// cnm_top
module cnm_top (
    input  logic               clk,
    input  logic               rst,
    input  logic               in_valid,
    input  logic signed [7:0]  rea,
    input  logic signed [7:0]  ima,
    input  logic signed [7:0]  req,
    input  logic signed [7:0]  imq,
    output logic               out_valid,
    output logic signed [15:0] rep,
    output logic signed [15:0] imp
);
For scale: roughly 2100 cells after synthesis, roughly 68 I/O pins.
make LEC_CHECK=0 ABC_AREA=1 CAP_MARGIN=0 CORE_ASPECT_RATIO=0.5 CORE_MARGIN=2 CORE_UTILIZATION=72 CTS_CLUSTER_DIAMETER=373 CTS_CLUSTER_SIZE=99 SETUP_SLACK_MARGIN=0.34 SLEW_MARGIN=20 TNS_END_PERCENT=5 finish   # period 6.23 ns
run.sh (not shown) runs the stock make flow with config.mk's settings and CLKGATE_MAP_FILE=.
The first run finished but failed the layout checks on negative setup slack.
==> next run, changes <==
- ABC_AREA: 1 -> not set
- CAP_MARGIN: 0 -> 20
- CORE_ASPECT_RATIO: 0.5 -> not set
- CORE_UTILIZATION: 72 -> 40
- CTS_CLUSTER_DIAMETER: 373 -> not set
- CTS_CLUSTER_SIZE: 99 -> not set
- SETUP_SLACK_MARGIN: 0.34 -> not set
- TNS_END_PERCENT: 5 -> not set
- clock period: 6.23 -> 6.85 ns (I/O delays scaled with it)
Result: Now the flow completed without violations. Wire length decreases by 26%. Sequential share of layout area grows by 0.19 points. Final cell count is lower by 12%.

* * *

== trial 21 ==
Starting RTL as in the previous note.
Settings: LEC_CHECK=0, ABC_AREA=1, CAP_MARGIN=0, CELL_PAD_IN_SITES_DETAIL_PLACEMENT=0, CORE_ASPECT_RATIO=0.5, CORE_MARGIN=5, CORE_UTILIZATION=43, CTS_CLUSTER_DIAMETER=170, CTS_CLUSTER_SIZE=99, GPL_TIMING_DRIVEN=1, HOLD_SLACK_MARGIN=-0.08, PLACE_DENSITY_LB_ADDON=0.01, SLEW_MARGIN=40, TNS_END_PERCENT=20; clock period 4.54 ns.
In trial 21 the implementation completed, yet the final layout does not meet the checks, the culprit being setup timing.
For build 87, these inputs were changed with respect to trial 21:
Settings: SETUP_SLACK_MARGIN: unset -> 1.19; CTS_CLUSTER_SIZE: 99 -> 17; CORE_MARGIN: 5 -> 7; CTS_CLUSTER_DIAMETER: 170 -> unset; ABC_AREA: 1 -> unset; TNS_END_PERCENT: 20 -> 50; CAP_MARGIN: 0 -> 5; CORE_ASPECT_RATIO: 0.5 -> unset; MAX_ROUTING_LAYER: unset -> met4; CELL_PAD_IN_SITES_DETAIL_PLACEMENT: 0 -> 1; HOLD_SLACK_MARGIN: -0.08 -> unset; CORE_UTILIZATION: 43 -> 68.
Findings:
Of build 87 and trial 21, the higher synthesized area per cell belongs to build 87. The area fraction in compound gates of build 87 exceeds that of trial 21 by 6.5 points. Seen in the log of build 87: DPL-0033 during detailed placement, after which the run never completed. Simple-gate area share of the yosys netlist: lower on build 87. Trial 21 → build 87: die extent in y +about 10%, net count of the mapped netlist -513, synthesized instance count -24%.

* * *

cnm_top again, from the RTL that the note above started with.
export LEC_CHECK = 0
export ABC_AREA = 1
export CAP_MARGIN = 20
export CORE_MARGIN = 2
export CORE_UTILIZATION = 17
export CTS_CLUSTER_DIAMETER = 181
export CTS_CLUSTER_SIZE = 31
export GPL_TIMING_DRIVEN = 0
export PLACE_DENSITY_LB_ADDON = 0.16
export SLEW_MARGIN = 35
export TNS_END_PERCENT = 80
create_clock -name core_clock -period 7.0 [get_ports {clk}]
The baseline produced a clean layout.
Next try:
- CORE_ASPECT_RATIO: unset -> 1.84
- CORE_UTILIZATION: 17 -> 66
- CTS_CLUSTER_DIAMETER: 181 -> 203
- CTS_CLUSTER_SIZE: 31 -> 100
- GPL_TIMING_DRIVEN: 0 -> unset
- PLACE_DENSITY: unset -> 0.87
- PLACE_DENSITY_LB_ADDON: 0.16 -> unset
- SLEW_MARGIN: 35 -> 20
- TNS_END_PERCENT: 80 -> 20
What happened: The changed run went through all stages and came out clean. Maximum frequency went down slightly. First-iteration DRC count went up by well over a third. Wire length went down by about a fifth. Global-route usage went up by 23 points. Synthesized area does not change. Via count went up by a few percent.
Next try:
- ABC_AREA: 1 -> unset
- CORE_ASPECT_RATIO: 1.84 -> unset
- CORE_UTILIZATION: 66 -> 40
- CTS_CLUSTER_DIAMETER: 203 -> unset
- CTS_CLUSTER_SIZE: 100 -> 55
- PLACE_DENSITY: 0.87 -> unset
- PLACE_DENSITY_LB_ADDON: unset -> 0.16
- SLEW_MARGIN: 20 -> 35
- TNS_END_PERCENT: 20 -> 80
What happened: Die size grows by 49%; non-clock buffer count grows by 77; global-route usage decreases by 14 points; worst setup slack gets worse by 0.073 ns; synthesized cell count came out lower by 24%; hold slack is better by 0.031 ns; routed wire length went down by 8.3%; synthesized area shrinks by about 8%; utilization goes down by 24 points.
Next try:
- CORE_UTILIZATION: 40 -> 45
- CTS_CLUSTER_SIZE: 55 -> unset
- PLACE_DENSITY_LB_ADDON: 0.16 -> unset
- SLEW_MARGIN: 35 -> 20
- TNS_END_PERCENT: 80 -> unset
- clock period: 7.0 -> 6.85 ns (I/O delays scaled with it)
Effect: Routed wire length went up by a few percent. Via count is higher by a few percent. Global-route usage goes up by 2.9 points. First-iteration DRC count went up by a quarter to a third. Final area went up by a little under a tenth. Core utilization went up by 11 points. Clock skew came out higher by 0.0068 ns. Register-to-register slack degrades by 0.11 ns.
